## v7
==> flow/design.v (excerpt) <==
module TCAM_TOP (
        input                   CLK
       ,input                   RESET
       ,input                   SEARCH
       ,input                   SETTING
       ,input   [DATA_BITS-1:0] KEY
       ,input   [IDWID-1:0]     SETTING_ID
       ,input   [MASKWID-1:0]   SETTING_MASKID
       ,input   [IDWID-1:0]     SETTING_PRIORITY
       ,output  [IDWID-1:0]     RULEID
       ,output                  SETTING_COMPLETE
       ,output                  SEARCH_COMPLETE
       ,output                  MISMATCH
       ,input                     DDR3_AVL_INIT
       ,input   [SDRAM_DATA-1:0]  DDR3_AVL_READDATA
       ,input                     DDR3_AVL_WAITREQUEST
       ,input                     DDR3_AVL_READDATAVALID
       ,output                    DDR3_AVL_READ
       ,output                    DDR3_AVL_WRITE
       ,output  [SDRAM_ADDR-1:0]  DDR3_AVL_ADDRESS
       ,output  [SDRAM_DATA-1:0]  DDR3_AVL_WRITEDATA
  ...
Size: about 6800 cells after synthesis, ~3200 flip-flops, roughly 740 I/O pins, roughly 100000 sq um of cells after synthesis.
make LEC_CHECK=0 ABC_AREA=0 CAP_MARGIN=20 CELL_PAD_IN_SITES_DETAIL_PLACEMENT=2 CELL_PAD_IN_SITES_GLOBAL_PLACEMENT=2 CORE_MARGIN=10 CORE_UTILIZATION=65 CTS_CLUSTER_DIAMETER=307 CTS_CLUSTER_SIZE=48 GPL_ROUTABILITY_DRIVEN=0 GPL_TIMING_DRIVEN=0 MAX_ROUTING_LAYER=met5 MIN_ROUTING_LAYER=met2 PLACE_DENSITY=0.49 SETUP_SLACK_MARGIN=0.1 SLEW_MARGIN=30 finish   # period 4.66 ns
run.sh (not shown) runs the stock make flow with config.mk's settings and CLKGATE_MAP_FILE=.
The log for v7 ends in 3_5_place_dp with error DPL-0033, so the run never completed.
Modified inputs, v59 compared to v7
Settings: CTS_CLUSTER_DIAMETER: 307 -> unset; SETUP_SLACK_MARGIN: 0.1 -> 1.05; CELL_PAD_IN_SITES_DETAIL_PLACEMENT: 2 -> unset; PLACE_DENSITY: 0.49 -> unset; CORE_UTILIZATION: 65 -> 66; ABC_AREA: 0 -> unset; MAX_ROUTING_LAYER: met5 -> unset; GPL_TIMING_DRIVEN: 0 -> unset; CTS_CLUSTER_SIZE: 48 -> unset; CELL_PAD_IN_SITES_GLOBAL_PLACEMENT: 2 -> unset; MIN_ROUTING_LAYER: met2 -> unset; GPL_ROUTABILITY_DRIVEN: 0 -> unset; CORE_MARGIN: 10 -> 2; SLEW_MARGIN: 30 -> 20; the clock period (ns, I/O delays scaled along): 4.66 -> 4.21.
Results
v59: full flow OK, the timing, DRC and antenna checks passed
There was hardly any difference in post-synthesis instance total between v7 and v59.
| mapped cell area | v7 vs v59 | ≈ equal |
Going from v7 to v59, initial core utilization grows by 0.99 points.
v7 → v59: chip area line of the yosys report roughly the same, die outline area lower, XOR/XNOR share of the synthesized area roughly the same, aoi/oai-family share of the synthesized area roughly the same.
Vertical die dimension | v59 below v7
Inputs modified between v59 and v16:
Settings: setting CTS_CLUSTER_DIAMETER to 204 for the first time; changing CORE_UTILIZATION from 66 to 67; removing SETUP_SLACK_MARGIN (formerly 1.05); changing the clock period (ns, I/O delays scaled along) from 4.21 to 6.75.
Findings:
Between v16 and v59, the routed wire length figures differ only marginally.
Going from v59 to v16, number of non-filler instances in the completed layout lost 0.78%, average vias per placed instance picked up an extra about 0.54%.
When v16 is set beside v59, its slack of the worst reg-to-reg path turns out to be 2.29 ns larger.
When v16 is measured against v59, its number of cells on the worst reg-to-reg path turns out 3 lower.
v59 fits on a die that is larger than the die of v16.
--- input diff v16..v15 ---
Settings: CTS_CLUSTER_SIZE now 16, previously not set; SETUP_SLACK_MARGIN now 0.86, previously not set; CORE_UTILIZATION now 72, was 67; the clock period (ns, I/O delays scaled along) now 3.14, was 6.75.
[summary]
- In v15 relative to v16, overall power after layout had gone up by more than half.
- v15 has less setup slack than v16.
- Share of synthesized area occupied by flip-flops and latches: v15 vs v16 identical
- Die: v15 smaller than v16
- v16 and v15 ended up with nearly the same routed wire length.
- Against v16, area of all placed cells without fillers in v15 came out better.
Relative to v15, the following input files were edited for v37:
Settings: CTS_CLUSTER_SIZE now 17, was 16; CTS_CLUSTER_DIAMETER no longer set, was 204; SETUP_SLACK_MARGIN now 0.91, was 0.86; the clock period (ns, I/O delays scaled along) now 3.12, was 3.14.
Notes after the runs:
- Compared with v15, v37 shows a higher count of cells along the worst register-to-register path.
- Largest net degree at the start of global routing shrinks by a few percent when moving from v15 to v37.
- Area growth from synthesis to layout for v37: 3.2 points up relative to v15
- Global-route usage (lower): v15
What v35 does differently from v37 at the input level:
Settings: CAP_MARGIN changed from 20 to 5; SETUP_SLACK_MARGIN changed from 0.91 to 0.93; SLEW_MARGIN changed from 20 to 15.
## What came out
- v35 vs v37: filler cell count in the final layout down slightly
- Worst path setup slack after routing in v35 is 0.016 ns higher than in v37
- Lower portion of total power attributed to sequential cells was reported by v35, not v37.
- Comparing v37 against v35, there is no change at all in sequential share of the synthesized area.
- In terms of portion of total power attributed to combinational logic, v37 and v35 differ only marginally.
- Taking v37 as the reference point, the layout buffer count excluding clock buffers of v35 rises by 5.
- Power share of the clock group sits higher in v35 than in v37.
- According to the power report, total power for v35 is higher than for v37.
- Average wire per standard cell across v35 and v37: no real change.
No activity file was given, so power comes from the tool's default toggle rates.
